--- design/flow/design.v ---
module Booth_Encoder #(
    parameter radix = 3
) (
    input [radix-1:0] input_num,
    output reg [5-1:0] NUM_CODE  
);
    always @(*) begin
        case (input_num)
            3'b000, 3'b111: NUM_CODE = 5'b10000;
            3'b001, 3'b010: NUM_CODE = 5'b00010;
            3'b101, 3'b110: NUM_CODE = 5'b00001;
            3'b011: NUM_CODE = 5'b01000;
            3'b100: NUM_CODE = 5'b00100;
        endcase
    end
endmodule
`timescale 1ns / 1ps
module Booth_MUL #(
    parameter INPUT_WIDTH = 8,
    parameter NUM_CODE_WIDTH = 5,
    parameter MATRIX_SIZE = 3,
    parameter OUTPUT_WIDTH=$clog2(MATRIX_SIZE*(2**INPUT_WIDTH))-1
) (
    input clk,reset_n,
    input signed [INPUT_WIDTH-1:0] input_q,
    input [NUM_CODE_WIDTH-1:0] NUM_CODE,
    input signed [OUTPUT_WIDTH-1:0] input_partialmul,
    output signed [OUTPUT_WIDTH-1:0] partialmul_out,
    output signed [INPUT_WIDTH-1:0] input_q_next
);
    wire signed [OUTPUT_WIDTH-1:0] input_partialmul_opshift;
    assign input_partialmul_opshift = input_partialmul <<< 2;
    reg signed [OUTPUT_WIDTH-1:0] pipeline_reg_input_partialmul_opshift;
    reg signed [INPUT_WIDTH-1:0] pipeline_reg_input_q;
    reg [NUM_CODE_WIDTH-1:0] pipeline_reg_NUM_CODE;
    reg signed [OUTPUT_WIDTH-1:0] partialmul_out_inner;
    wire signed [OUTPUT_WIDTH-1:0] q_ext, q_rev_ext;
    assign q_ext = pipeline_reg_input_q;
    assign q_rev_ext = -q_ext;
    always @(posedge clk or negedge reset_n) begin
        if (!reset_n)begin
            pipeline_reg_input_partialmul_opshift<=0;
            pipeline_reg_input_q<=0;
            pipeline_reg_NUM_CODE<=0;
        end
        else begin
            pipeline_reg_input_partialmul_opshift<=input_partialmul_opshift;
            pipeline_reg_input_q<=input_q;
            pipeline_reg_NUM_CODE<=NUM_CODE;
        end
    end
    reg signed [INPUT_WIDTH-1:0] input_q_state2;
    always @(posedge clk or negedge reset_n) begin
        if (!reset_n) begin
            partialmul_out_inner<=0;
            input_q_state2<=0;
        end
        else begin
            case (pipeline_reg_NUM_CODE)
                5'b01000:partialmul_out_inner<=(q_ext<<<1)+pipeline_reg_input_partialmul_opshift;
                5'b00100:partialmul_out_inner<=(q_rev_ext<<<1)+pipeline_reg_input_partialmul_opshift;
                5'b00010:partialmul_out_inner<=q_ext+pipeline_reg_input_partialmul_opshift;
                5'b00001:partialmul_out_inner<=q_rev_ext+pipeline_reg_input_partialmul_opshift;
                default:partialmul_out_inner<=pipeline_reg_input_partialmul_opshift;
            endcase
            input_q_state2<=pipeline_reg_input_q;
        end
    end
    assign input_q_next=input_q_state2;
    assign partialmul_out=partialmul_out_inner;
endmodule
`timescale 1ns / 1ps
module Booth_top #(
    parameter INPUT_WIDTH = 8,
    parameter NUM_CODE_WIDTH = 5,
    parameter MATRIX_SIZE = 3,
    parameter OUTPUT_WIDTH=$clog2(MATRIX_SIZE*(2**INPUT_WIDTH))-1
) (
    input clk,
    input reset_n,
    input signed [INPUT_WIDTH-1:0] input_q,
    input signed [INPUT_WIDTH-1:0] input_k,
    input signed [OUTPUT_WIDTH-1:0] left_final_partialmul_out,  
    output reg signed [OUTPUT_WIDTH-1:0] final_partialmul_out
);
    wire [NUM_CODE_WIDTH-1:0] NUM_CODE_0, NUM_CODE_1, NUM_CODE_2, NUM_CODE_3;
    wire signed [OUTPUT_WIDTH-1:0] partialmul_out_0;
    wire signed [OUTPUT_WIDTH-1:0] partialmul_out_1;
    wire signed [OUTPUT_WIDTH-1:0] partialmul_out_2;
    wire signed [OUTPUT_WIDTH-1:0] partialmul_out_3;
    wire signed [INPUT_WIDTH-1:0] q_next_0;
    wire signed [INPUT_WIDTH-1:0] q_next_1;
    wire signed [INPUT_WIDTH-1:0] q_next_2;
    Booth_Encoder booth_enc0 (
        .input_num($unsigned(input_k[7:5])),
        .NUM_CODE(NUM_CODE_0)
    );
    Booth_Encoder booth_enc1 (
        .input_num($unsigned(input_k[5:3])),
        .NUM_CODE(NUM_CODE_1)
    );
    Booth_Encoder booth_enc2 (
        .input_num($unsigned(input_k[3:1])),
        .NUM_CODE(NUM_CODE_2)
    );
    Booth_Encoder booth_enc3 (
        .input_num({$unsigned(input_k[1:0]), 1'b0}),
        .NUM_CODE(NUM_CODE_3)
    );
    Booth_MUL #(.MATRIX_SIZE(MATRIX_SIZE), .OUTPUT_WIDTH(OUTPUT_WIDTH),
                .INPUT_WIDTH(INPUT_WIDTH), .NUM_CODE_WIDTH(NUM_CODE_WIDTH)) Booth_MUL_0 (
        .clk(clk),
        .reset_n(reset_n),
        .input_q(input_q),
        .NUM_CODE(NUM_CODE_0),
        .input_partialmul({OUTPUT_WIDTH{1'b0}}),
        .partialmul_out(partialmul_out_0),
        .input_q_next(q_next_0)
    );
    Booth_MUL #(.MATRIX_SIZE(MATRIX_SIZE), .OUTPUT_WIDTH(OUTPUT_WIDTH),
                .INPUT_WIDTH(INPUT_WIDTH), .NUM_CODE_WIDTH(NUM_CODE_WIDTH)) Booth_MUL_1 (
        .clk(clk),
        .reset_n(reset_n),
        .input_q(q_next_0),
        .NUM_CODE(NUM_CODE_1),
        .input_partialmul(partialmul_out_0),
        .partialmul_out(partialmul_out_1),
        .input_q_next(q_next_1)
    );
    Booth_MUL #(.MATRIX_SIZE(MATRIX_SIZE), .OUTPUT_WIDTH(OUTPUT_WIDTH),
                .INPUT_WIDTH(INPUT_WIDTH), .NUM_CODE_WIDTH(NUM_CODE_WIDTH)) Booth_MUL_2 (
        .clk(clk),
        .reset_n(reset_n),
        .input_q(q_next_1),
        .NUM_CODE(NUM_CODE_2),
        .input_partialmul(partialmul_out_1),
        .partialmul_out(partialmul_out_2),
        .input_q_next(q_next_2)
    );
    Booth_MUL #(.MATRIX_SIZE(MATRIX_SIZE), .OUTPUT_WIDTH(OUTPUT_WIDTH),
                .INPUT_WIDTH(INPUT_WIDTH), .NUM_CODE_WIDTH(NUM_CODE_WIDTH)) Booth_MUL_3 (
        .clk(clk),
        .reset_n(reset_n),
        .input_q(q_next_2),
        .NUM_CODE(NUM_CODE_3),
        .input_partialmul(partialmul_out_2),
        .partialmul_out(partialmul_out_3),
        .input_q_next()
    );
    always @(posedge clk or negedge reset_n) begin
        if (!reset_n) final_partialmul_out <= 0;
        else final_partialmul_out <= partialmul_out_3 + left_final_partialmul_out;
    end
endmodule
module PE_Array #(
    parameter INPUT_WIDTH = 8,
    parameter NUM_CODE_WIDTH = 5,
    parameter MATRIX_SIZE = 3,
    parameter OUTPUT_WIDTH=$clog2(MATRIX_SIZE*(2**INPUT_WIDTH))-1
)(
    input clk,
    input reset_n,
    input [INPUT_WIDTH*MATRIX_SIZE-1:0] input_q,  
    input [INPUT_WIDTH*MATRIX_SIZE*MATRIX_SIZE-1:0] input_k,  
    output [OUTPUT_WIDTH*MATRIX_SIZE-1:0] final_partialmul_out   
);
    wire [OUTPUT_WIDTH*MATRIX_SIZE*(MATRIX_SIZE+1)-1:0] psum;
    genvar i, j;
    generate
        for (i = 0; i < MATRIX_SIZE; i = i + 1) begin : row
            assign psum[OUTPUT_WIDTH*(i*(MATRIX_SIZE+1))+:OUTPUT_WIDTH] = {OUTPUT_WIDTH{1'b0}};
            for (j = 0; j < MATRIX_SIZE; j = j + 1) begin : col
                Booth_top #(
                    .INPUT_WIDTH(INPUT_WIDTH),
                    .NUM_CODE_WIDTH(NUM_CODE_WIDTH),
                    .MATRIX_SIZE(MATRIX_SIZE),
                    .OUTPUT_WIDTH(OUTPUT_WIDTH)
                ) pe (
                    .clk(clk),
                    .reset_n(reset_n),
                    .input_q(input_q[INPUT_WIDTH*(MATRIX_SIZE-j)-1-:INPUT_WIDTH]),  
                    .input_k(input_k[INPUT_WIDTH*(MATRIX_SIZE*MATRIX_SIZE-MATRIX_SIZE*i-j)-1-:INPUT_WIDTH]),  
                    .left_final_partialmul_out(psum[OUTPUT_WIDTH*(i*(MATRIX_SIZE+1)+j)+:OUTPUT_WIDTH]),  
                    .final_partialmul_out(psum[OUTPUT_WIDTH*(i*(MATRIX_SIZE+1)+j+1)+:OUTPUT_WIDTH])  
                );
                if(j==MATRIX_SIZE-1) assign final_partialmul_out[(MATRIX_SIZE-i)*OUTPUT_WIDTH-1-:OUTPUT_WIDTH]=psum[OUTPUT_WIDTH*(i*(MATRIX_SIZE+1)+j+1)+:OUTPUT_WIDTH];
            end
        end
    endgenerate
endmodule
module Array_control#(
    parameter INPUT_WIDTH = 8,
    parameter NUM_CODE_WIDTH = 5,
    parameter MATRIX_SIZE = 3,
    parameter ADDR_WIDTH = $clog2(MATRIX_SIZE**2<<2),
    parameter OUTPUT_WIDTH=$clog2(MATRIX_SIZE*(2**INPUT_WIDTH))-1
)(
    input start,clk,reset_n,
    input        [INPUT_WIDTH*MATRIX_SIZE-1:0]      buffer_input_q, 
    input        [INPUT_WIDTH*MATRIX_SIZE*MATRIX_SIZE-1:0]           buffer_input_k,
    output       job_start,
    output reg         buffer_read_K_EN,
    output             buffer_read_Q_EN,
    output reg      write_enable,
    output reg     [ADDR_WIDTH-1:0]        write_addr,
    output     [ADDR_WIDTH-1:0]        buffer_Q_addr,
    output   [MATRIX_SIZE*OUTPUT_WIDTH-1:0]             QK_RESULT
);
localparam IDLE=1'b0;
localparam ROLLING=1'b1;
localparam PIPE_LATENCY = 1 + 2*4 + 1 + (MATRIX_SIZE-1);
localparam LAST_CNT = PIPE_LATENCY + MATRIX_SIZE - 1;
reg state;
reg [5:0] cnt;
assign job_start = (state==IDLE) & start;
assign buffer_read_Q_EN = (state==ROLLING) && (cnt < 2*MATRIX_SIZE-1);
assign buffer_Q_addr = cnt[ADDR_WIDTH-1:0];
wire [OUTPUT_WIDTH*MATRIX_SIZE-1:0] final_partialmul_out;
    PE_Array #(
        .INPUT_WIDTH(INPUT_WIDTH),
        .NUM_CODE_WIDTH(NUM_CODE_WIDTH),
        .MATRIX_SIZE(MATRIX_SIZE),
        .OUTPUT_WIDTH(OUTPUT_WIDTH)
    ) pe_array_inst (
        .clk(clk),
        .reset_n(reset_n),
        .input_q(buffer_input_q),
        .input_k(buffer_input_k),
        .final_partialmul_out(final_partialmul_out)
    );
assign QK_RESULT=final_partialmul_out;
always @(posedge clk or negedge reset_n) begin
    if(!reset_n)begin
        state<=IDLE;
        cnt<=0;
        buffer_read_K_EN<=0;
        write_enable<=0;
        write_addr<=0;
    end
    else case (state)
    IDLE: begin
        write_enable<=0;
        if(start) begin
            state<=ROLLING;
            cnt<=0;
            buffer_read_K_EN<=1;
        end
    end
    ROLLING:begin
        cnt<=cnt+1;
        buffer_read_K_EN<=0;
        if(cnt>=PIPE_LATENCY-1 && cnt<LAST_CNT) begin
            write_enable<=1;
            write_addr<=cnt-(PIPE_LATENCY-1);
        end
        else write_enable<=0;
        if(cnt==LAST_CNT-1) state<=IDLE;
    end
    endcase
end
endmodule
module matrix_buffer #(
    parameter INPUT_WIDTH = 8,
    parameter MATRIX_SIZE = 3,
    parameter ADDR_WIDTH = $clog2(MATRIX_SIZE**2 << 2)
)(
    input clk,
    input reset_n,
    input K_V_read_EN, K_V_write_EN, K_V_clear,
    input signed [INPUT_WIDTH*MATRIX_SIZE-1:0] MATRIX_INPUT,
    output reg signed [INPUT_WIDTH*MATRIX_SIZE*MATRIX_SIZE-1:0] MATRIX_OUTPUT  
);
    integer i, j;
    reg signed [INPUT_WIDTH*MATRIX_SIZE-1:0] BUFFER [MATRIX_SIZE-1:0];
    reg [ADDR_WIDTH-1:0] K_offset;
    always @(posedge clk or negedge reset_n) begin
        if (~reset_n) begin
            MATRIX_OUTPUT <= 0;
            K_offset <= 0;
           for (j = 0; j < MATRIX_SIZE; j = j + 1) begin
               BUFFER[j] <= {MATRIX_SIZE*INPUT_WIDTH{1'b0}};
           end
        end
        else begin
            if (K_V_read_EN) begin
                for (i = 0; i < MATRIX_SIZE; i = i + 1) begin
                    MATRIX_OUTPUT[(MATRIX_SIZE-i) * INPUT_WIDTH * MATRIX_SIZE -1 -: MATRIX_SIZE * INPUT_WIDTH] <= BUFFER[i];
                end
            end
            if (K_V_clear) K_offset <= 0;
            else if (K_V_write_EN) begin
                if (K_offset < MATRIX_SIZE) BUFFER[K_offset] <= MATRIX_INPUT;
                K_offset <= K_offset + 1;  
            end
        end
    end
endmodule
module row_buffer #(
    parameter INPUT_WIDTH = 8,          
    parameter MATRIX_SIZE = 3,          
    parameter ADDR_WIDTH = $clog2(MATRIX_SIZE**2<<2)  
)(
    input clk,
    input reset_n,
    input write_en, clear,                            
    input [MATRIX_SIZE*INPUT_WIDTH-1:0] ROW_INPUT,
    input read_en,                                      
    input [ADDR_WIDTH-1:0] read_addr,                   
    output reg [MATRIX_SIZE*INPUT_WIDTH-1:0] read_data       
);
    localparam DEPTH = 2*MATRIX_SIZE-1;
    reg [MATRIX_SIZE*INPUT_WIDTH-1:0] buffer_data [DEPTH-1:0];  
    reg [ADDR_WIDTH-1:0] offset;
    integer j;
    always @(posedge clk or negedge  reset_n) begin
        if (~reset_n) begin
           for (j = 0; j < DEPTH; j = j + 1) begin
               buffer_data[j] <= {MATRIX_SIZE*INPUT_WIDTH{1'b0}};
           end
            offset <= 0;
            read_data <= {MATRIX_SIZE*INPUT_WIDTH{1'b0}};
        end
        else begin
            if (clear) offset <= 0;
            else if (write_en) begin
                for (j = 0; j < MATRIX_SIZE; j = j + 1) begin
                    if (offset + j < DEPTH)
                        buffer_data[offset + j][(MATRIX_SIZE - j) * INPUT_WIDTH - 1 -: INPUT_WIDTH]
                            <= ROW_INPUT[(MATRIX_SIZE - j) * INPUT_WIDTH - 1 -: INPUT_WIDTH];
                end
                offset <= offset + 1;  
            end
            if (read_en) begin
                if (read_addr < DEPTH) read_data <= buffer_data[read_addr];
            end
        end
    end
endmodule
module OutputBuffer #(
    parameter MATRIX_SIZE = 3,
    parameter INPUT_WIDTH=8,
    parameter ADDR_WIDTH = $clog2(MATRIX_SIZE**2<<2),
    parameter OUTPUT_WIDTH = $clog2(MATRIX_SIZE*(2**INPUT_WIDTH))-1
)(
    input clk,
    input reset_n,
    input read_en,
    input [ADDR_WIDTH-1:0] READ_ADDR,
    input write_enable,
    input [ADDR_WIDTH-1:0] write_addr,
    input [OUTPUT_WIDTH*MATRIX_SIZE-1:0] QK_RESULT ,  
    output reg [MATRIX_SIZE*OUTPUT_WIDTH-1:0] QK_RESULT_READ
);
reg [OUTPUT_WIDTH-1:0] BUFFER [MATRIX_SIZE-1:0][MATRIX_SIZE-1:0];  
integer i,j;
always @(posedge clk or negedge  reset_n) begin
    if (~reset_n) begin
        QK_RESULT_READ<=0;
        for(i=0;i<MATRIX_SIZE;i=i+1) for(j=0;j<MATRIX_SIZE;j=j+1) BUFFER[i][j]<=0;
    end else begin
        if(write_enable) begin
            for(i=0;i<MATRIX_SIZE;i=i+1)
                if(write_addr<MATRIX_SIZE)
                    BUFFER[i][write_addr]<=QK_RESULT[(MATRIX_SIZE-i)*OUTPUT_WIDTH-1-:OUTPUT_WIDTH];
        end
        if(read_en && READ_ADDR<MATRIX_SIZE) begin
            for (i = 0; i < MATRIX_SIZE; i = i + 1) begin
                QK_RESULT_READ[(MATRIX_SIZE-i) * OUTPUT_WIDTH -1 -: OUTPUT_WIDTH] <= BUFFER[READ_ADDR][i]; 
            end
        end
    end
end
endmodule
module Attention_top #(
    parameter INPUT_WIDTH = 8,
    parameter NUM_CODE_WIDTH = 5,
    parameter MATRIX_SIZE = 3,
    parameter ADDR_WIDTH = $clog2(MATRIX_SIZE**2<<2),
    parameter OUTPUT_WIDTH = $clog2(MATRIX_SIZE*(2**INPUT_WIDTH))-1
)(
    input clk,
    input reset_n,
    input start,
    input softmax_req,DATA_write_EN,
    input  [INPUT_WIDTH*MATRIX_SIZE-1:0] Q_INPUT,
    input [INPUT_WIDTH*MATRIX_SIZE-1:0] MATRIX_INPUT,
    output reg [MATRIX_SIZE*OUTPUT_WIDTH-1:0] Output_RESULT,
    input output_req
);
wire [ADDR_WIDTH-1:0] Q_S_addr, write_addr;
wire [MATRIX_SIZE*OUTPUT_WIDTH-1:0] QK_RESULT;
wire write_enable;
wire job_start;
wire [INPUT_WIDTH*MATRIX_SIZE*MATRIX_SIZE-1:0] MATRIX_OUTPUT;
wire [OUTPUT_WIDTH*MATRIX_SIZE-1:0] output_buffer_READ_VALUE;
wire [INPUT_WIDTH*MATRIX_SIZE-1:0] Q_S_date;
wire K_V_read_EN;
wire Q_S_read_EN;
reg output_buffer_READ_EN;
reg [ADDR_WIDTH-1:0] output_buffer_READ_ADDR;
reg [ADDR_WIDTH-1:0] output_READ_ADDR;
    Array_control #(
        .INPUT_WIDTH(INPUT_WIDTH),
        .NUM_CODE_WIDTH(NUM_CODE_WIDTH),
        .MATRIX_SIZE(MATRIX_SIZE),
        .ADDR_WIDTH(ADDR_WIDTH),
        .OUTPUT_WIDTH(OUTPUT_WIDTH)
    ) array_control_inst (
        .start(start),
        .clk(clk),
        .reset_n(reset_n),
        .buffer_input_q(Q_S_date),
        .buffer_input_k(MATRIX_OUTPUT),
        .job_start(job_start),
        .buffer_read_K_EN(K_V_read_EN),
        .buffer_read_Q_EN(Q_S_read_EN),
        .write_enable(write_enable),
        .write_addr(write_addr),
        .buffer_Q_addr(Q_S_addr),
        .QK_RESULT(QK_RESULT)
    );
    matrix_buffer #(
        .INPUT_WIDTH(INPUT_WIDTH),
        .MATRIX_SIZE(MATRIX_SIZE),
        .ADDR_WIDTH(ADDR_WIDTH)
    ) matrix_buffer_inst (
        .clk(clk),
        .reset_n(reset_n),
        .K_V_read_EN(K_V_read_EN),
        .K_V_write_EN(DATA_write_EN),
        .K_V_clear(job_start),
        .MATRIX_INPUT(MATRIX_INPUT),
        .MATRIX_OUTPUT(MATRIX_OUTPUT)
    );
    row_buffer #(
        .INPUT_WIDTH(INPUT_WIDTH),
        .MATRIX_SIZE(MATRIX_SIZE),
        .ADDR_WIDTH(ADDR_WIDTH)
    ) row_buffer_inst (
        .clk(clk),
        .reset_n(reset_n),
        .write_en(DATA_write_EN),
        .clear(job_start),
        .ROW_INPUT(Q_INPUT),
        .read_en(Q_S_read_EN),
        .read_addr(Q_S_addr),
        .read_data(Q_S_date)
    );
    OutputBuffer #(
        .MATRIX_SIZE(MATRIX_SIZE),
        .INPUT_WIDTH(INPUT_WIDTH),
        .ADDR_WIDTH(ADDR_WIDTH),
        .OUTPUT_WIDTH(OUTPUT_WIDTH)
    ) output_buffer_inst (
        .clk(clk),
        .reset_n(reset_n),
        .write_enable(write_enable),
        .write_addr(write_addr),
        .QK_RESULT(QK_RESULT),
        .read_en(output_buffer_READ_EN),
        .READ_ADDR(output_buffer_READ_ADDR),
        .QK_RESULT_READ(output_buffer_READ_VALUE)
    );
    always @(posedge clk or negedge reset_n) begin
        if(~reset_n) begin
            output_READ_ADDR<=0;
            output_buffer_READ_EN<=0;
            output_buffer_READ_ADDR<=0;
            Output_RESULT<=0;
        end
        else if(output_req) begin
            output_buffer_READ_EN<=1;
            output_buffer_READ_ADDR<=output_READ_ADDR;
            output_READ_ADDR<=output_READ_ADDR+1;
            Output_RESULT<=output_buffer_READ_VALUE;
        end
        else begin
            output_READ_ADDR<=0;
            output_buffer_READ_EN<=0;
            Output_RESULT<=0;
        end
    end
endmodule
--- design/flow/run.sh ---
#!/bin/bash
# the make line also repeats each setting of config.mk as NAME=value (left out here)
make -C /OpenROAD-flow-scripts/flow DESIGN_CONFIG=/design/flow/config.mk WORK_HOME=/design/flow/orfs CLKGATE_MAP_FILE= finish
--- design/flow/constraint.sdc ---
create_clock -name core_clock -period 4.53 [get_ports {clk}]
set_input_delay 0.9060 -clock core_clock [delete_from_list [all_inputs] [get_ports {clk}]]
set_output_delay 0.9060 -clock core_clock [all_outputs]
set_load 0.01 [all_outputs]
--- design/flow/config.mk ---
export PLATFORM = sky130hd
export DESIGN_NAME = Attention_top
export DESIGN_NICKNAME = Attention_top
export VERILOG_FILES = /design/flow/design.v
export SDC_FILE = /design/flow/constraint.sdc
export NUM_CORES = 4
export LEC_CHECK = 0
export ABC_AREA = 1
export CAP_MARGIN = 0
export CELL_PAD_IN_SITES_DETAIL_PLACEMENT = 1
export CELL_PAD_IN_SITES_GLOBAL_PLACEMENT = 0
export CORE_MARGIN = 5
export CORE_UTILIZATION = 57
export CTS_CLUSTER_SIZE = 84
export GPL_TIMING_DRIVEN = 0
export MAX_ROUTING_LAYER = met4
export MIN_ROUTING_LAYER = met2
export PLACE_DENSITY = 0.8
export SLEW_MARGIN = 30
export TNS_END_PERCENT = 75
==> run summary, run 1 <==
yosys + openroad results -> Yosys chip area=58200 sq um, H-tree levels=4, and-or/or-and share of the synthesized area=0.121, yosys adder share=0.0654, chip area=109000 sq um, yosys cell count=6478, CTS Hold Bufs=0, DP Area=61000 sq um, top post-synthesis cells by count=nand2_1, dfrtp_1, inv_1, Synth area leader=dfrtp_1, postcts setup bufs=0, Top non-seq family=simple AND/OR/NAND/NOR gates, biggest area cells=dfrtp_1, nand2_1, inv_1, Root Driver=clkbuf_16, gr usage total=0.918, Placed Cells=7934, mux frac, synth=0.00696, XORs/XNORs by Area=0.0207, Syn Area/Cell=8.99 sq um, syn nets=6816, register bit count reported by yosys=1234, Synth top cell by count=nand2_1, core box area=102000 sq um, status=aborted with a tool error, Netlist Area Pre-Place=58200 sq um, EDFF count, synth=0, IO buf count=78, post-synth cell types=62, Run Error=[ERROR GRT-0116] Global routing finished with congestion. Check the congestion regions in the DRC Viewer., FP Util=0.573, Die Span X=330 um, cell count after synthesis=6478, die height=330 um, register share after synthesis=0.530, clock sinks=1234, YS warnings=11, num rows=117, total grt overflow=1656, number of top-level pins=81, Top-area cell share=0.530, routability congestion estimate=1.06, HPWL Detailed=169000 um, Num CTS Buffers=132, Clock Tree Buf Depth=3, share of synthesized registers carrying an async set or reset=1.00, last stage reached=global routing (5_1_grt), and+or+nand+nor area frac=0.180, dominant register cell=dfrtp_1
==> layer usage <==
layer	GRT overflow	GRT usage
met2	354	0.928
met4	308	0.815
met1	-	-
met3	994	0.972
met5	-	-
==> through the flow <==
step	hold WS, ns	power (W)	setup slack [ns]
after floorplan	0.331	0.0287	1.46
after global placement	0.331	0.0346	-50.67
after detailed placement	0.336	0.0370	0.284
after CTS	0.0661	0.0509	0.0739
==> repair_timing <==
action                                  CTS
gates cloned                              0
pin swaps                                 0
endpoints found under the setup margin    3
resized                                   6
==> run 2: changes to the inputs <==
Settings changed: ABC_AREA 1 to not set, CAP_MARGIN 0 to 5, CELL_PAD_IN_SITES_DETAIL_PLACEMENT 1 to not set, CELL_PAD_IN_SITES_GLOBAL_PLACEMENT 0 to not set, CORE_MARGIN 5 to 2, CORE_UTILIZATION 57 to 72, CTS_CLUSTER_SIZE 84 to not set, GPL_TIMING_DRIVEN 0 to not set, MAX_ROUTING_LAYER met4 to not set, MIN_ROUTING_LAYER met2 to not set, PLACE_DENSITY 0.8 to not set, SETUP_SLACK_MARGIN set to -0.21, SLEW_MARGIN 30 to 20, TNS_END_PERCENT 75 to not set.
Clock period 4.53 ns to 2.69 ns, I/O delays scaled along.
==> run summary, run 2 <==
flow finished, numbers: Netlist Area Pre-Place=58100 sq um, post-route cell area=73000 sq um, Critical-path top delay cell=dfrtp_1, H-tree levels=3, dominant register cell=dfrtp_1, first-pass GRT wire length=280000 um, Die Span X=288 um, Clk. pwr=0.0182 W, Root Driver=clkbuf_16, die height=288 um, yosys cell count=5229, Net Sw Frac=0.421, critical path's top delay family=AND-OR/OR-AND gates, YS warnings=11, HPWL Detailed=112000 um, PnR worst setup slack=-0.659 ns, DP Worst Slack=-0.515 ns, CP Launch Type=flip-flop, post-route clock skew=0.0383 ns, syn nets=5567, clk latency of the worst-skew pair=0.73 ns, status=finished with violations, biggest area cells=dfrtp_1, mux2_2, ha_1, DP Area=65600 sq um, and-or/or-and share of the synthesized area=0.144, unrepaired setup endpoints after global routing=yes, critical path depth=16, vias per cell=7.00, gr usage total=0.435, yosys adder share=0.0656, clock transition at the registers of the reported paths=0.07 ns, Num CTS Buffers=118, Hold Vio Cnt, Final=0, register bit count reported by yosys=1234, Power per Cell Area=1390 nW/um^2, Critical Path AT=3.97 ns, num rows=104, XORs/XNORs by Area=0.0386, Max Slew Vio Count=0, DR vias=50540, FP Util=0.725, worst-path fanout max=4, Max VDD drop=0.926 mV, routability congestion estimate=0.979, initial antenna violation count=6, chip area=83000 sq um, tool warnings=93, sequential power share=0.334, sequential cell power=0.0339 W, worst-margin pin slew=0.941 ns, CP Capture Type=flip-flop, leading power group=combinational logic, Blocking Checks=setup timing, Detailed Route WL=196000 um, Synth top cell by count=dfrtp_1, IO buf count=79, clock sinks=1234, Worst Path Buf+Inv=4, 1st-iter DRT viols=7791, worst hold path class=reg2reg, Comb group=0.0493 W, Maximum Capacitance Violations=0, R2R depth=16, Hold Path Stages=0, crit path DRT=3.31 ns, Final setup viols=225, Tcrit/Tclk final=1.24, r2r setup slk=-0.66 ns, core box area=80200 sq um, mux frac, synth=0.0672, Top-area cell share=0.532, ANT nets after route=0, clock network power share=0.180, EDFF count, synth=0, LEAKAGE=34.3 nW, CP cell instances=buf_6, nor4b_4, buf_4, a22o_1, a211oi_1, a21oi_1, ha_2, inv_1, fa_2, inv_2, a21oi_1, o21bai_1, a31oi_1, xnor2_1, nand2_1, xnor2_1, register share after synthesis=0.532, Yosys chip area=58100 sq um, min cycle time layout=3.35 ns, CTS tree=done, Routed WL per cell=27.1 um, Area growth, synth to finish=25.7%, Initial DRT Pass Iterations=17, vias in the first global route=50063, Syn Area/Cell=11.1 sq um, post-synth cell types=88, Logic pwr share=0.486, slew margin rel.=0.372, FMAX=0.299 GHz, largest net degree at the start of global routing=103, share of synthesized registers carrying an async set or reset=1.00, NetSw=0.0427 W, fin nets=6391, and+or+nand+nor area frac=0.122, Top non-seq family=AND-OR/OR-AND gates, crit-path max cell delay=0.44 ns, top post-synthesis cells by count=dfrtp_1, nand2_1, nor2_1, Setup CP Type=reg2reg, cell count after synthesis=5229, Clock Tree Buf Depth=3, number of top-level pins=81, Synth area leader=dfrtp_1, DRC=0, total grt overflow=0, internal power=0.0588 W
## run 2: what timing repair did
| action | 4_1_cts | 5_1_grt |
|---|---|---|
| buffers inserted | 53 | 107 |
| pin swaps | 130 | 268 |
| setup endpoints to repair | 95 | 157 |
| endpoints found under the hold margin | 49 | 0 |
| hold buffers | 1 | 0 |
| cloned | 4 | 1 |
| resized | 227 | 356 |
## run 2: routing by layer
layer	global-route usage	routed length (um)	share of wire	up-vias
met5	0	49	0.00025	-
met4	0.267	17400	0.089	8
met3	0.0807	19800	0.10	1477
met2	0.723	93600	0.48	4165
met1	0.530	65000	0.33	24480
li1	-	-	-	20410
## run 2: cell type report
class | count | area [sq um]
well taps | 1060 | 1330
repair buffers | 914 | 7760
inverters | 254 | 956
multi-input cells | 3531 | 27800
diodes | 2 | 5.00
clock buffers | 157 | 3330
clock inverters | 64 | 911
flip-flops and latches | 1234 | 30900
fillers | 2812 | 7120
## run 2: stage by stage
| stage | TNS, ns | power [W] | util | cells | hold slack (ns) |
|---|---|---|---|---|---|
| 2_1_floorplan | -10.07 | 0.0549 | - | 5229 | 0.242 |
| 3_3_place_gp | -19.09 | 0.0694 | 0.818 | 6868 | 0.331 |
| 3_5_place_dp | -46.87 | 0.0723 | 0.818 | 6868 | 0.335 |
| 4_1_cts | -21.52 | 0.0940 | 0.886 | 7126 | 0.322 |
| 5_1_grt | -53.73 | 0.105 | 0.911 | 7214 | 0.347 |
| 6_report | -37.24 | 0.102 | 0.911 | 7216 | 0.338 |
==> run 3: changes to the inputs <==
Settings changed: ABC_AREA set to 1, CAP_MARGIN 5 to 15, CELL_PAD_IN_SITES_DETAIL_PLACEMENT set to 0, CELL_PAD_IN_SITES_GLOBAL_PLACEMENT set to 0, CORE_UTILIZATION 72 to 69, HOLD_SLACK_MARGIN set to 0.12, MIN_ROUTING_LAYER set to met1, PLACE_DENSITY_LB_ADDON set to 0.28, SETUP_SLACK_MARGIN -0.21 to 0.43, TNS_END_PERCENT set to 5.
Clock period 2.69 ns to 2.58 ns, I/O delays scaled along.
==> run summary, run 3 <==
flow finished, numbers: share of synthesized registers carrying an async set or reset=1.00, FP Util=0.697, sequential cell power=0.0328 W, Clock Tree Buf Depth=3, Initial DRT Pass Iterations=7, cell mode on critical path=buf_4, Netlist Area Pre-Place=58200 sq um, Routed WL per cell=23.0 um, initial antenna violation count=9, internal power=0.0537 W, clock sinks=1234, Num CTS Buffers=120, number of top-level pins=81, sequential power share=0.350, CP Launch Type=flip-flop, Synth area leader=dfrtp_1, Comb group=0.0419 W, mux frac, synth=0.00696, tool warnings=85, worst hold path class=reg2reg, core box area=83600 sq um, Yosys chip area=58200 sq um, clk latency of the worst-skew pair=0.75 ns, Top-area cell share=0.530, LEAKAGE=36.1 nW, syn nets=6816, Logic pwr share=0.448, cell count after synthesis=6478, Maximum Capacitance Violations=0, Hold Path Stages=0, CP cell instances=inv_2, ha_4, nand2_4, nor2_4, nand2_2, nand2_4, o22ai_2, nor3_1, a21oi_1, ha_1, inv_2, buf_4, buf_4, buf_4, buf_6, nor2_4, o21ai_1, nand2_1, xnor2_2, a21oi_2, XORs/XNORs by Area=0.0207, r2r setup slk=-0.50 ns, DRC=0, crit-path max cell delay=0.41 ns, total grt overflow=0, status=finished with violations, Blocking Checks=setup timing, clock transition at the registers of the reported paths=0.08 ns, post-route cell area=72600 sq um, 1st-iter DRT viols=6524, Max VDD drop=0.913 mV, fin nets=7460, Tot Pwr=0.0936 W, min cycle time layout=3.08 ns, vias per cell=6.32, R2R depth=20, largest net degree at the start of global routing=84, DR vias=52492, dominant register cell=dfrtp_1, PnR worst setup slack=-0.498 ns, Power per Cell Area=1290 nW/um^2, final core utilization=0.869, critical path depth=20, Synth top cell by count=nand2_1, routability congestion estimate=1.01, unrepaired setup endpoints after global routing=yes, HPWL Detailed=116000 um, CP Capture Type=flip-flop, biggest area cells=dfrtp_1, nand2_1, inv_1, critical path's top delay family=simple AND/OR/NAND/NOR gates, ANT nets after route=0, gr usage total=0.416, post-synth cell types=62, Root Driver=clkbuf_16, Tcrit/Tclk final=1.19, first-pass GRT wire length=280000 um, crit path DRT=3.21 ns, register share after synthesis=0.530, FMAX=0.325 GHz, yosys adder share=0.0654, top post-synthesis cells by count=nand2_1, dfrtp_1, inv_1, EDFF count, synth=0, CTS tree=done, YS warnings=11, Clk. pwr=0.0188 W, Critical Path AT=3.71 ns, num rows=106, Die Span X=294 um, Max Slew Vio Count=0, Hold Vio Cnt, Final=0, Net Sw Frac=0.426, DP Worst Slack=-0.409 ns, chip area=86700 sq um, Fillers=3924, IO buf count=79, NetSw=0.0398 W, DP Area=64600 sq um, Critical-path top delay cell=dfrtp_1, Setup CP Type=reg2reg, and-or/or-and share of the synthesized area=0.121, Top non-seq family=simple AND/OR/NAND/NOR gates, register bit count reported by yosys=1234, Area growth, synth to finish=24.7%, and+or+nand+nor area frac=0.180, slew margin rel.=0.427, leading power group=combinational logic, Fin Setup TNS=-17.03 ns, Detailed Route WL=191000 um, die height=294 um, H-tree levels=3, vias in the first global route=51974, Worst Path Buf+Inv=6, Syn Area/Cell=8.99 sq um, worst-margin pin slew=0.859 ns, clock network power share=0.201, post-route clock skew=0.0328 ns, yosys cell count=6478, Final setup viols=79, worst-path fanout max=6
-- run 3: cell type report --
class	count	area, sq um	share of cell area
Clock inverter	63	866	0.0119
Tap cell	1080	1350	0.0186
Antenna cell	3	7.51	0.000103
Timing Repair Buffer	673	6190	0.0853
Inverter	990	3760	0.0518
Sequential cell	1234	30900	0.426
Clock buffer	163	3370	0.0465
Multi-Input combinational cell	4103	26200	0.360
-- run 3: through the flow --
step,std cells,hold slack (ns)
6_report,8309,0.337
5_1_grt,8308,0.347
4_1_cts,8263,0.341
3_5_place_dp,7992,0.335
3_3_place_gp,7992,0.331
2_1_floorplan,6478,0.220
-- run 3: repair_timing --
action                                  in CTS  in global routing
pin swaps                                  285                229
cloned                                       1                  2
hold buffers                                 1                  0
buffers inserted                            43                 41
endpoints found under the setup margin     326                380
endpoints found under the hold margin      107                  0
resized                                    484                437
-- run 3: per-layer routing --
| layer | up-vias | part of all wire | wire [um] | global-route usage |
|---|---|---|---|---|
| met2 | 3501 | 0.49 | 92700 | 0.710 |
| met3 | 1158 | 0.088 | 16800 | 0.0719 |
| li1 | 22584 | - | - | - |
| met4 | 12 | 0.080 | 15300 | 0.248 |
| met5 | - | 0.00045 | 86 | 0 |
| met1 | 25237 | 0.35 | 65900 | 0.498 |
==> run 4: changes to the inputs <==
Settings changed: ABC_AREA 1 to not set, CAP_MARGIN 15 to 20, CELL_PAD_IN_SITES_DETAIL_PLACEMENT 0 to not set, CELL_PAD_IN_SITES_GLOBAL_PLACEMENT 0 to not set, CORE_UTILIZATION 69 to 72, CTS_CLUSTER_SIZE set to 88, HOLD_SLACK_MARGIN 0.12 to not set, MIN_ROUTING_LAYER met1 to not set, PLACE_DENSITY set to 0.4, PLACE_DENSITY_LB_ADDON 0.28 to not set, SETUP_SLACK_MARGIN 0.43 to not set, TNS_END_PERCENT 5 to not set.
Clock period 2.58 ns to 3.75 ns, I/O delays scaled along.
==> run summary, run 4 <==
flow finished, numbers: status=no timing/DRC/antenna violations, DP Worst Slack=0.271 ns, slew margin rel.=0.247, Routed WL per cell=22.0 um, reg2reg end=output_buffer_inst.BUFFER[8][8], vias per cell=6.46, NetSw=0.0237 W, LEAKAGE=30.5 nW, first-pass GRT wire length=230000 um, Initial DRT Pass Iterations=10, Top non-seq family=AND-OR/OR-AND gates, fin nets=5735, YS warnings=11, register bit count reported by yosys=1234, largest net degree at the start of global routing=139, critical path depth=9, r2r setup slk=0.28 ns, worst-margin pin slew=1.13 ns, Num CTS Buffers=116, CTS tree=done, Placed Cells=6339, CP cell instances=ha_1, xor2_1, inv_1, ha_1, xor3_1, and3_1, mux2i_1, a211oi_1, a221o_1, top post-synthesis cells by count=dfrtp_1, nand2_1, nor2_1, Logic pwr share=0.391, sequential cell power=0.0240 W, initial antenna violation count=2, CP Capture Type=flip-flop, post-synth cell types=88, total grt overflow=0, Root Driver=clkbuf_16, FMAX=0.288 GHz, leading power group=sequential cells, Maximum Capacitance Violations=0, routability congestion estimate=0.989, biggest area cells=dfrtp_1, mux2_2, ha_1, cell count after synthesis=5229, vias in the first global route=42376, core box area=80200 sq um, FP Util=0.725, yosys cell count=5229, Final setup viols=0, Setup CP Type=reg2reg, gr usage total=0.354, syn nets=5567, register share after synthesis=0.532, Critical-path top delay cell=dfrtp_1, Detailed Route WL=144000 um, Fillers=4642, number of top-level pins=81, Yosys chip area=58100 sq um, R2R depth=9, mux frac, synth=0.0672, Synth top cell by count=dfrtp_1, CP Capture Point=output_buffer_inst.BUFFER[8][8], H-tree levels=3, crit path DRT=4.31 ns, Power per Cell Area=920 nW/um^2, Max VDD drop=0.662 mV, Netlist Area Pre-Place=58100 sq um, worst-path fanout max=9, Die Span X=288 um, post-route clock skew=0.0456 ns, XORs/XNORs by Area=0.0386, Synth area leader=dfrtp_1, num rows=104, Max Slew Vio Count=0, and+or+nand+nor area frac=0.122, Top-area cell share=0.532, Syn Area/Cell=11.1 sq um, and-or/or-and share of the synthesized area=0.144, CTS Hold Bufs=0, PnR worst setup slack=0.276 ns, HPWL Detailed=99900 um, clk latency of the worst-skew pair=0.70 ns, CTS resizes=0, cell mode on critical path=ha_1, Comb group=0.0234 W, Clk. pwr=0.0125 W, die height=288 um, Net Sw Frac=0.396, DRC=0, tool warnings=86, final core utilization=0.813, Gate Area=25400 sq um, clock network power share=0.209, clock sinks=1234, sequential cell area=30900 sq um, IO buf count=79, Tcrit/Tclk final=0.926, chip area=83000 sq um, Tot Pwr=0.0600 W, worst hold path class=in2async, Area growth, synth to finish=12.2%, Critical Path AT=4.04 ns, Reg2Reg Launch Point=array_control_inst.write_addr[0], sequential power share=0.401, DR vias=42316, unrepaired setup endpoints after global routing=no, yosys adder share=0.0656, crit-path max cell delay=0.59 ns, postcts setup bufs=0, clock transition at the registers of the reported paths=0.07 ns, Worst Setup SP=array_control_inst.write_addr[0], ANT nets after route=0, Fin Setup TNS=0 ns, EDFF count, synth=0, CP Launch Type=flip-flop, Post-Layout Cell Count=6555, Hold Vio Cnt, Final=0, 1st-iter DRT viols=4172, Clock Tree Buf Depth=3, Worst Path Buf+Inv=1, min cycle time layout=3.47 ns, dominant register cell=dfrtp_1, critical path's top delay family=XOR/XNOR gates, internal power=0.0362 W, share of synthesized registers carrying an async set or reset=1.00
==> run 4: final cells by class <==
class	instances	area share
Timing Repair Buffer	264	0.0374
Clock buffer	157	0.0506
Clock inverter	58	0.0130
Inverter	254	0.0146
Sequential cell	1234	0.474
Multi-Input combinational cell	3527	0.390
Tap cell	1060	0.0204
Antenna cell	1	0.0000384
==> run 4: per-layer routing <==
metal / global-route usage / up-vias / share of wire
li1: - / 19059 / -
met1: 0.456 / 20880 / 0.39
met4: 0.170 / 4 / 0.054
met2: 0.594 / 1873 / 0.49
met5: 0 / - / 0.00024
met3: 0.0526 / 500 / 0.065
==> run 4: through the flow <==
step,area [sq um],hold WS (ns)
after floorplan,58100,0.331
after global placement,61000,0.331
after detailed placement,61000,0.335
after CTS,65100,0.140
after global routing,65200,0.145
final,65200,0.0154
==> run 5: changes to the inputs <==
Settings changed: ABC_AREA set to 1, CORE_UTILIZATION 72 to 40, CTS_CLUSTER_DIAMETER set to 199, CTS_CLUSTER_SIZE 88 to not set, PLACE_DENSITY 0.4 to not set.
Clock period 3.75 ns to 2.81 ns, I/O delays scaled along.
==> run summary, run 5 <==
flow finished, numbers: Net Sw Frac=0.399, Worst Setup SP=output_buffer_READ_ADDR[1], post-route cell area=71700 sq um, Hold Vio Cnt, Final=0, vias per cell=5.10, sequential cell power=0.0295 W, FMAX=0.348 GHz, LEAKAGE=35.6 nW, critical path's top delay family=simple AND/OR/NAND/NOR gates, Critical-path top delay cell=fa_2, Critical Path AT=3.55 ns, yosys cell count=6478, Num CTS Buffers=136, busiest grt layer=met2, Maximum Capacitance Violations=0, Reg2Reg Launch Point=output_buffer_READ_ADDR[1], DR vias=46178, CTS tree=done, Worst Path Buf+Inv=6, status=finished with violations, sequential power share=0.368, biggest area cells=dfrtp_1, nand2_1, inv_1, HPWL Detailed=114000 um, reg2reg end=output_buffer_inst.QK_RESULT_READ[10], Blocking Checks=setup timing, Max VDD drop=0.707 mV, 1st-iter DRT viols=3177, and-or/or-and share of the synthesized area=0.121, PnR worst setup slack=-0.0638 ns, ANT nets after route=0, crit-path max cell delay=0.42 ns, XORs/XNORs by Area=0.0207, leading power group=combinational logic, Top non-seq family=simple AND/OR/NAND/NOR gates, largest net degree at the start of global routing=96, worst-margin pin slew=0.731 ns, post-route clock skew=0.0308 ns, critical path depth=19, NetSw=0.0320 W, FP Util=0.404, worst-path fanout max=7, Root Driver=clkbuf_16, Die Span X=386 um, Netlist Area Pre-Place=58200 sq um, Syn Area/Cell=8.99 sq um, total grt overflow=0, DRC=0, Global Route met1 Usage=0.281, mux frac, synth=0.00696, clk latency of the worst-skew pair=0.78 ns, slew margin rel.=0.507, sequential cell area=30900 sq um, vias in the first global route=45023, and+or+nand+nor area frac=0.180, Synth top cell by count=nand2_1, number of top-level pins=81, Top-area cell share=0.530, R2R depth=19, DP Worst Slack=-0.216 ns, EDFF count, synth=0, r2r setup slk=-0.06 ns, post-synth cell types=62, routability congestion estimate=0.919, clock transition at the registers of the reported paths=0.07 ns, Clock Tree Buf Depth=3, Routed WL per cell=17.4 um, core box area=144000 sq um, tool warnings=83, dominant register cell=dfrtp_1, CP Launch Type=flip-flop, CP cell instances=inv_2, ha_4, inv_2, fa_2, inv_2, buf_4, nand3_4, nand3_4, buf_6, nand3_4, nand2_8, nand2_2, nor2_8, nor2_4, buf_12, nand2_4, nand3_1, nand2_1, nand2_1, worst hold path class=reg2reg, met2 Usage GRT=0.355, Yosys chip area=58200 sq um, DP Area=64500 sq um, num rows=139, Final setup viols=20, H-tree levels=4, Logic pwr share=0.407, unrepaired setup endpoints after global routing=yes, Clk. pwr=0.0181 W, yosys adder share=0.0654, cell count after synthesis=6478, clock sinks=1234, YS warnings=11, IO buf count=79, GRT met3 Usage=0.0280, Tcrit/Tclk final=1.02, fin nets=7390, CP Capture Point=output_buffer_inst.QK_RESULT_READ[10], Gate Area=24900 sq um, share of synthesized registers carrying an async set or reset=1.00, Power per Cell Area=1120 nW/um^2, die height=386 um, internal power=0.0483 W, chip area=149000 sq um, CP Capture Type=flip-flop, Max Slew Vio Count=0, first-pass GRT wire length=247000 um, gr usage total=0.212, Setup CP Type=reg2reg, Detailed Route WL=158000 um, Tot Pwr=0.0803 W, top post-synthesis cells by count=nand2_1, dfrtp_1, inv_1, register bit count reported by yosys=1234, Initial DRT Pass Iterations=5, syn nets=6816, crit path DRT=3.49 ns, clock network power share=0.226, Fillers=13375, Synth area leader=dfrtp_1, initial antenna violation count=6, Hold Path Stages=0, Area growth, synth to finish=23.2%, min cycle time layout=2.87 ns, register share after synthesis=0.530, Comb group=0.0327 W
[run 5: per-stage QoR]
stage          cells  setup TNS (ns)  hold WS, ns   util
4_1_cts         8982          -0.267        0.338  0.485
3_5_place_dp    8719           -5.52        0.335  0.448
5_1_grt         9060           -5.97        0.347  0.498
3_3_place_gp    8719           -5.78        0.332  0.448
2_1_floorplan   6478               0        0.266      -
6_report        9061          -0.586        0.342  0.498
[run 5: layout make-up]
| class | count | area share |
|---|---|---|
| sequential | 1234 | 0.431 |
| clock inverter | 50 | 0.00966 |
| antenna | 4 | 0.000140 |
| clock buffer | 190 | 0.0547 |
| tap | 1903 | 0.0332 |
| multi-input combinational | 4106 | 0.347 |
| timing repair buffer | 584 | 0.0727 |
| inverter | 990 | 0.0521 |
[run 5: routing by layer]
| metal | share of wire | routed length (um) |
|---|---|---|
| met3 | 0.047 | 7360 |
| met4 | 0.032 | 5120 |
| met2 | 0.48 | 76500 |
| met5 | 0 | 0 |
| met1 | 0.44 | 69100 |
[run 5: timing repair]
item,in CTS,in global routing
endpoints found under the setup margin,45,89
pin swaps,51,203
buffers inserted,16,76
cloned,6,0
hold endpoints to repair,47,0
gates resized,143,355
hold buffers,1,0
==> run 6: changes to the inputs <==
Settings changed: CORE_UTILIZATION 40 to 72, CTS_CLUSTER_DIAMETER 199 to 397, PLACE_DENSITY set to 0.4.
Clock period 2.81 ns to 2.53 ns, I/O delays scaled along.
==> run summary, run 6 <==
yosys + openroad results -> status=aborted with a tool error, last stage reached=global routing (5_1_grt), Run Error=[ERROR GRT-0228] Horizontal edge usage exceeds the maximum allowed. (31, 22) usage=65535 limit=3200, Synth area leader=dfrtp_1, clock sinks=1234, register bit count reported by yosys=1234, share of synthesized registers carrying an async set or reset=1.00, and+or+nand+nor area frac=0.180, Root Driver=clkbuf_16, post-synth cell types=62, H-tree levels=3, mux frac, synth=0.00696, Die Span X=288 um, dominant register cell=dfrtp_1, number of top-level pins=81, and-or/or-and share of the synthesized area=0.121, Yosys chip area=58200 sq um, Synth top cell by count=nand2_1, IO buf count=79, Top non-seq family=simple AND/OR/NAND/NOR gates, top post-synthesis cells by count=nand2_1, dfrtp_1, inv_1, Num CTS Buffers=116, yosys cell count=6478, register share after synthesis=0.530, yosys adder share=0.0654, Top-area cell share=0.530, syn nets=6816, core box area=80300 sq um, chip area=83200 sq um, DP Worst Slack=-0.399 ns, Netlist Area Pre-Place=58200 sq um, cell count after synthesis=6478, EDFF count, synth=0, Clock Tree Buf Depth=3, HPWL Detailed=119000 um, die height=288 um, FP Util=0.725, num rows=104, biggest area cells=dfrtp_1, nand2_1, inv_1, YS warnings=11, routability congestion estimate=1.06, XORs/XNORs by Area=0.0207, Syn Area/Cell=8.99 sq um
-- run 6: what timing repair did --
item                                    in CTS
pin swaps                                  332
gates resized                              536
setup buffers                              164
hold buffers                                 1
gates cloned                                 6
hold endpoints to repair                    47
endpoints found under the setup margin     120
-- run 6: metrics by stage --
step	instance area, sq um	hold slack, ns	instances
2_1_floorplan	59000	0.210	6478
3_5_place_dp	64800	0.335	7989
3_3_place_gp	64800	0.331	7989
4_1_cts	72100	0.347	8357
==> run 7: changes to the inputs <==
Settings changed: CELL_PAD_IN_SITES_DETAIL_PLACEMENT set to 1, CELL_PAD_IN_SITES_GLOBAL_PLACEMENT set to 3, CORE_ASPECT_RATIO set to 0.68, CORE_UTILIZATION 72 to 67, CTS_CLUSTER_DIAMETER 397 to 223, PLACE_DENSITY 0.4 to 0.57, SETUP_SLACK_MARGIN set to 0.24.
Clock period 2.53 ns to 4.29 ns, I/O delays scaled along.
==> run summary, run 7 <==
yosys + openroad results -> chip area=89300 sq um, core box area=86400 sq um, status=aborted with a tool error, and+or+nand+nor area frac=0.180, register share after synthesis=0.530, Run Error=[ERROR GPL-0301] Utilization 139.005 % exceeds 100%., yosys cell count=6478, Synth top cell by count=nand2_1, die height=247 um, yosys adder share=0.0654, Synth area leader=dfrtp_1, share of synthesized registers carrying an async set or reset=1.00, post-synth cell types=62, Yosys chip area=58200 sq um, last stage reached=global placement without I/O (3_1_place_gp_skip_io), EDFF count, synth=0, num rows=89, and-or/or-and share of the synthesized area=0.121, syn nets=6816, Top-area cell share=0.530, Syn Area/Cell=8.99 sq um, YS warnings=11, Netlist Area Pre-Place=58200 sq um, FP Util=0.674, dominant register cell=dfrtp_1, XORs/XNORs by Area=0.0207, Die Span X=361 um, mux frac, synth=0.00696, cell count after synthesis=6478, register bit count reported by yosys=1234, top post-synthesis cells by count=nand2_1, dfrtp_1, inv_1, Top non-seq family=simple AND/OR/NAND/NOR gates, biggest area cells=dfrtp_1, nand2_1, inv_1
==> run 8: changes to the inputs <==
Settings changed: CAP_MARGIN 20 to 0, CELL_PAD_IN_SITES_GLOBAL_PLACEMENT 3 to 0, CORE_ASPECT_RATIO 0.68 to not set, CORE_MARGIN 2 to 5, CORE_UTILIZATION 67 to 49, CTS_CLUSTER_DIAMETER 223 to not set, CTS_CLUSTER_SIZE set to 84, MAX_ROUTING_LAYER set to met4, MIN_ROUTING_LAYER set to met1, PLACE_DENSITY 0.57 to not set, SETUP_SLACK_MARGIN 0.24 to 1.32, SLEW_MARGIN 20 to 30, TNS_END_PERCENT set to 75.
Clock period 4.29 ns to 4.53 ns, I/O delays scaled along.
==> run summary, run 8 <==
flow finished, numbers: 1st-iter DRT viols=3044, Final setup viols=0, Critical-path top delay cell=o22ai_1, CP Capture Point=output_buffer_inst.QK_RESULT_READ[5], Fin Setup TNS=0 ns, CP Capture Type=flip-flop, cell count after synthesis=6478, EDFF count, synth=0, worst-margin pin slew=0.888 ns, register share after synthesis=0.530, initial antenna violation count=4, tool warnings=89, Reg2Reg Launch Point=output_buffer_READ_ADDR[1], critical path's top delay family=simple AND/OR/NAND/NOR gates, Syn Area/Cell=8.99 sq um, Clock Tree Buf Depth=3, NetSw=0.0199 W, Hold Vio Cnt, Final=0, Critical Path AT=3.88 ns, register bit count reported by yosys=1234, slew margin rel.=0.408, Logic pwr share=0.380, FMAX=0.315 GHz, crit path DRT=5.24 ns, Detailed Route WL=172000 um, and+or+nand+nor area frac=0.180, unrepaired setup endpoints after global routing=yes, IO buf count=79, Max VDD drop=0.445 mV, Maximum Capacitance Violations=0, HPWL Detailed=120000 um, Net Sw Frac=0.413, dominant register cell=dfrtp_1, CP cell instances=inv_2, ha_4, inv_1, fa_2, inv_2, nand2_1, nand2_1, nand2_1, nand3_4, nand2_8, nor2_1, nand2_1, o22ai_1, nor2_1, nand3_1, nand2_1, nand2_1, and-or/or-and share of the synthesized area=0.121, clk latency of the worst-skew pair=0.77 ns, reg2reg end=output_buffer_inst.QK_RESULT_READ[5], sequential cell power=0.0184 W, Initial DRT Pass Iterations=5, yosys adder share=0.0654, largest net degree at the start of global routing=128, Power per Cell Area=713 nW/um^2, min cycle time layout=3.17 ns, clock network power share=0.238, mux frac, synth=0.00696, Synth area leader=dfrtp_1, sequential power share=0.382, clock sinks=1234, post-route clock skew=0.0367 ns, CTS tree=done, gr usage total=0.277, Worst Path Buf+Inv=3, Yosys chip area=58200 sq um, Num CTS Buffers=136, Tcrit/Tclk final=0.700, crit-path max cell delay=0.45 ns, CP Launch Type=flip-flop, FP Util=0.493, DR vias=46895, top post-synthesis cells by count=nand2_1, dfrtp_1, inv_1, syn nets=6816, num rows=126, clock transition at the registers of the reported paths=0.07 ns, share of synthesized registers carrying an async set or reset=1.00, cell mode on critical path=nand2_1, status=no timing/DRC/antenna violations, LEAKAGE=33.7 nW, Top-area cell share=0.530, worst hold path class=in2async, Fillers=13351, r2r setup slk=1.36 ns, YS warnings=11, Synth top cell by count=nand2_1, total grt overflow=0, Die Span X=355 um, R2R depth=17, Top non-seq family=simple AND/OR/NAND/NOR gates, fin nets=7070, leading power group=sequential cells, Root Driver=clkbuf_16, H-tree levels=4, Routed WL per cell=20.6 um, vias per cell=5.60, Setup CP Type=reg2reg, die height=355 um, number of top-level pins=81, yosys cell count=6478, Worst Setup SP=output_buffer_READ_ADDR[1], Clk. pwr=0.0114 W, Netlist Area Pre-Place=58200 sq um, CTS Hold Bufs=0, XORs/XNORs by Area=0.0207, first-pass GRT wire length=271000 um, critical path depth=17, chip area=126000 sq um, Comb group=0.0183 W, post-synth cell types=62, DRC=0, Area growth, synth to finish=15.8%, internal power=0.0282 W, Max Slew Vio Count=0, core box area=118000 sq um, worst-path fanout max=9, vias in the first global route=49785, routability congestion estimate=0.948, biggest area cells=dfrtp_1, nand2_1, inv_1, ANT nets after route=0, final core utilization=0.571
run 8: what timing repair did:
item                                    in CTS  in global routing
pin swaps                                   10                 42
gates cloned                                 2                  5
buffers inserted                            14                 87
resized                                     60                143
endpoints found under the setup margin      65                 62
run 8: routing by layer:
metal	track usage	vias up	wire length [um]
met1	0.345	23601	72200
met3	0.0316	406	6640
met2	0.474	1152	87200
met4	0.0946	0	6420
met5	-	-	0
li1	-	21736	-
run 8: cell type report:
cell class | instances | area [sq um] | share of cell area
Multi-Input combinational cell | 4106 | 23700 | 0.351
Inverter | 990 | 3770 | 0.0560
Clock buffer | 197 | 4020 | 0.0596
Antenna cell | 1 | 2.50 | 0.0000371
Timing Repair Buffer | 264 | 2490 | 0.0370
Tap cell | 1536 | 1920 | 0.0285
Clock inverter | 50 | 648 | 0.00961
Sequential cell | 1234 | 30900 | 0.458
run 8: stage by stage:
| step | instances | hold slack, ns | worst slack (ns) | cell area (sq um) | total power (W) |
|---|---|---|---|---|---|
| after floorplan | 6478 | 0.331 | 1.46 | 58200 | 0.0287 |
| after global placement | 8021 | 0.331 | 0.832 | 61100 | 0.0337 |
| after detailed placement | 8021 | 0.336 | 0.664 | 61100 | 0.0349 |
| after CTS | 8284 | 0.197 | 1.20 | 66200 | 0.0471 |
| after global routing | 8377 | 0.228 | 1.10 | 67400 | 0.0512 |
| final | 8378 | 0.188 | 1.36 | 67400 | 0.0481 |
==> run 9: changes to the inputs <==
Settings changed: ABC_AREA 1 to not set, CAP_MARGIN 0 to 20, CELL_PAD_IN_SITES_DETAIL_PLACEMENT 1 to not set, CELL_PAD_IN_SITES_GLOBAL_PLACEMENT 0 to not set, CORE_MARGIN 5 to 2, CORE_UTILIZATION 49 to 57, CTS_CLUSTER_SIZE 84 to not set, MAX_ROUTING_LAYER met4 to not set, MIN_ROUTING_LAYER met1 to not set, SETUP_SLACK_MARGIN 1.32 to not set, SLEW_MARGIN 30 to 20, TNS_END_PERCENT 75 to not set.
Clock period 4.53 ns to 2.77 ns, I/O delays scaled along.
==> run summary, run 9 <==
flow finished, numbers: status=finished with violations, Blocking Checks=setup timing, Clk. pwr=0.0169 W, Logic pwr share=0.468, Critical Path AT=3.69 ns, post-synth cell types=88, die height=323 um, min cycle time layout=3.02 ns, Maximum Capacitance Violations=0, Fillers=7159, vias per cell=5.81, clock network power share=0.184, 1st-iter DRT viols=3480, sequential cell power=0.0319 W, dominant register cell=dfrtp_1, leading power group=combinational logic, Fin Setup TNS=-4.82 ns, worst hold path class=reg2reg, fin nets=6323, Detailed Route WL=150000 um, Placed Cells=7114, yosys cell count=5229, Clock Tree Buf Depth=3, vias in the first global route=42721, Routed WL per cell=20.1 um, Yosys chip area=58100 sq um, Top non-seq family=AND-OR/OR-AND gates, critical path depth=15, Worst Path Buf+Inv=6, Critical-path top delay cell=fa_2, CTS tree=done, PnR worst setup slack=-0.246 ns, internal power=0.0562 W, Syn Area/Cell=11.1 sq um, gr usage total=0.286, LEAKAGE=34.0 nW, num rows=117, Power per Cell Area=1250 nW/um^2, cell count after synthesis=5229, Max VDD drop=0.774 mV, number of top-level pins=81, reg2reg end=output_buffer_inst.QK_RESULT_READ[24], tool warnings=89, sequential power share=0.347, Area growth, synth to finish=26.1%, HPWL Detailed=107000 um, YS warnings=11, FMAX=0.332 GHz, IO buf count=79, slew margin rel.=0.484, routability congestion estimate=0.956, Post-Layout Cell Count=7456, Synth area leader=dfrtp_1, Hold Path Stages=0, Comb group=0.0430 W, XORs/XNORs by Area=0.0386, largest net degree at the start of global routing=107, Die Span X=323 um, post-route clock skew=0.0758 ns, Top-area cell share=0.532, crit path DRT=3.44 ns, Worst Setup SP=output_buffer_READ_ADDR[0], clk latency of the worst-skew pair=0.77 ns, register bit count reported by yosys=1234, CP Capture Point=output_buffer_inst.QK_RESULT_READ[24], CP Launch Type=flip-flop, R2R depth=15, top post-synthesis cells by count=dfrtp_1, nand2_1, nor2_1, clock transition at the registers of the reported paths=0.07 ns, FP Util=0.573, and+or+nand+nor area frac=0.122, NetSw=0.0357 W, biggest area cells=dfrtp_1, mux2_2, ha_1, sequential cell area=30900 sq um, unrepaired setup endpoints after global routing=yes, syn nets=5567, Tot Pwr=0.0919 W, Setup CP Type=reg2reg, Hold Vio Cnt, Final=0, core box area=101000 sq um, register share after synthesis=0.532, Reg2Reg Launch Point=output_buffer_READ_ADDR[0], share of synthesized registers carrying an async set or reset=1.00, Root Driver=clkbuf_16, Max Slew Vio Count=0, DRC=0, CP Capture Type=flip-flop, Netlist Area Pre-Place=58100 sq um, ANT nets after route=0, initial antenna violation count=3, Gate Area=28000 sq um, crit-path max cell delay=0.46 ns, r2r setup slk=-0.25 ns, Synth top cell by count=dfrtp_1, worst-margin pin slew=0.766 ns, total grt overflow=0, Tcrit/Tclk final=1.09, critical path's top delay family=adder cells, and-or/or-and share of the synthesized area=0.144, mux frac, synth=0.0672, Final setup viols=46, DP Worst Slack=-0.458 ns, H-tree levels=3, Num CTS Buffers=121, worst-path fanout max=8, first-pass GRT wire length=235000 um, Net Sw Frac=0.388, Initial DRT Pass Iterations=9, clock sinks=1234, DR vias=43284, CP cell instances=inv_2, ha_4, inv_2, fa_2, ha_4, buf_12, buf_12, a21oi_1, a211oi_1, buf_4, a21oi_1, o22ai_1, nor3_4, buf_4, o22ai_1, yosys adder share=0.0656, chip area=104000 sq um, EDFF count, synth=0
-- run 9: what timing repair did --
action | 4_1_cts | 5_1_grt
endpoints found under the setup margin | 96 | 179
hold endpoints to repair | 58 | 0
pin swaps | 219 | 259
resized | 251 | 305
setup buffers | 73 | 59
hold buffers | 1 | 0
cloned | 1 | 4
-- run 9: layout make-up --
type / count / area share
diodes: 1 / 0.0000342
clock buffers: 161 / 0.0471
multi-input cells: 3527 / 0.383
well taps: 1368 / 0.0234
repair buffers: 847 / 0.101
clock inverters: 64 / 0.0106
inverters: 254 / 0.0131
flip-flops and latches: 1234 / 0.422
-- run 9: metal layers --
metal | vias up | GRT usage | wire (um)
li1 | 20239 | - | -
met1 | 21462 | 0.385 | 63900
met2 | 1225 | 0.474 | 73300
met3 | 352 | 0.0323 | 6530
met4 | 6 | 0.116 | 5920
met5 | - | 0 | 42
-- run 9: through the flow --
step                hold slack, ns  area [sq um]  utilization
CTS                          0.326         71500        0.704
global route                 0.332         73200        0.722
finish                       0.315         73200        0.722
detailed placement           0.335         65800        0.649
floorplan                    0.258         59100            -
global placement             0.331         65800        0.649
==> run 10: changes to the inputs <==
Settings changed: ABC_AREA set to 1, CORE_UTILIZATION 57 to 72, CTS_CLUSTER_SIZE set to 72, SETUP_SLACK_MARGIN set to -0.15.
Clock period 2.77 ns to 2.38 ns, I/O delays scaled along.
==> run summary, run 10 <==
yosys + openroad results -> XORs/XNORs by Area=0.0207, Die Span X=288 um, register bit count reported by yosys=1234, H-tree levels=3, YS warnings=11, num rows=104, core box area=80300 sq um, cell count after synthesis=6478, share of synthesized registers carrying an async set or reset=1.00, Num CTS Buffers=118, and+or+nand+nor area frac=0.180, Top-area cell share=0.530, Run Error=[ERROR GRT-0232] Routing congestion too high. Check the congestion heatmap in the GUI., Synth top cell by count=nand2_1, Synth area leader=dfrtp_1, mux frac, synth=0.00696, EDFF count, synth=0, clock sinks=1234, Syn Area/Cell=8.99 sq um, Netlist Area Pre-Place=58200 sq um, post-synth cell types=62, Root Driver=clkbuf_16, yosys cell count=6478, total grt overflow=13223, Placed Cells=8074, syn nets=6816, gr usage total=1.17, yosys adder share=0.0654, IO buf count=79, routability congestion estimate=1.04, biggest area cells=dfrtp_1, nand2_1, inv_1, status=aborted with a tool error, HPWL Detailed=127000 um, Top non-seq family=simple AND/OR/NAND/NOR gates, Clock Tree Buf Depth=3, top post-synthesis cells by count=nand2_1, dfrtp_1, inv_1, dominant register cell=dfrtp_1, number of top-level pins=81, and-or/or-and share of the synthesized area=0.121, chip area=83200 sq um, last stage reached=global routing (5_1_grt), Yosys chip area=58200 sq um, die height=288 um, FP Util=0.725, register share after synthesis=0.530
## run 10: per-stage QoR
stage	instance area (sq um)	util	hold slack [ns]	setup WS (ns)	total power, W
after detailed placement	65800	0.819	0.335	-0.709	0.0732
after global placement	65800	0.819	0.331	-0.530	0.0699
after CTS	73300	0.913	0.300	-0.548	0.102
after floorplan	59000	-	0.180	-0.281	0.0555
## run 10: timing repair
item,4_1_cts
gates resized,604
cloned,9
hold buffers,1
endpoints found under the setup margin,131
pin swaps,306
endpoints found under the hold margin,50
setup buffers,146
## run 10: routing by layer
| layer | GRT overflow | track usage |
|---|---|---|
| met5 | 77 | 0.727 |
| met4 | 2464 | 1.30 |
| met3 | 431 | 0.902 |
| met2 | 9939 | 1.59 |
| met1 | 312 | 0.951 |
Power is estimated from default activity; no workload was simulated.
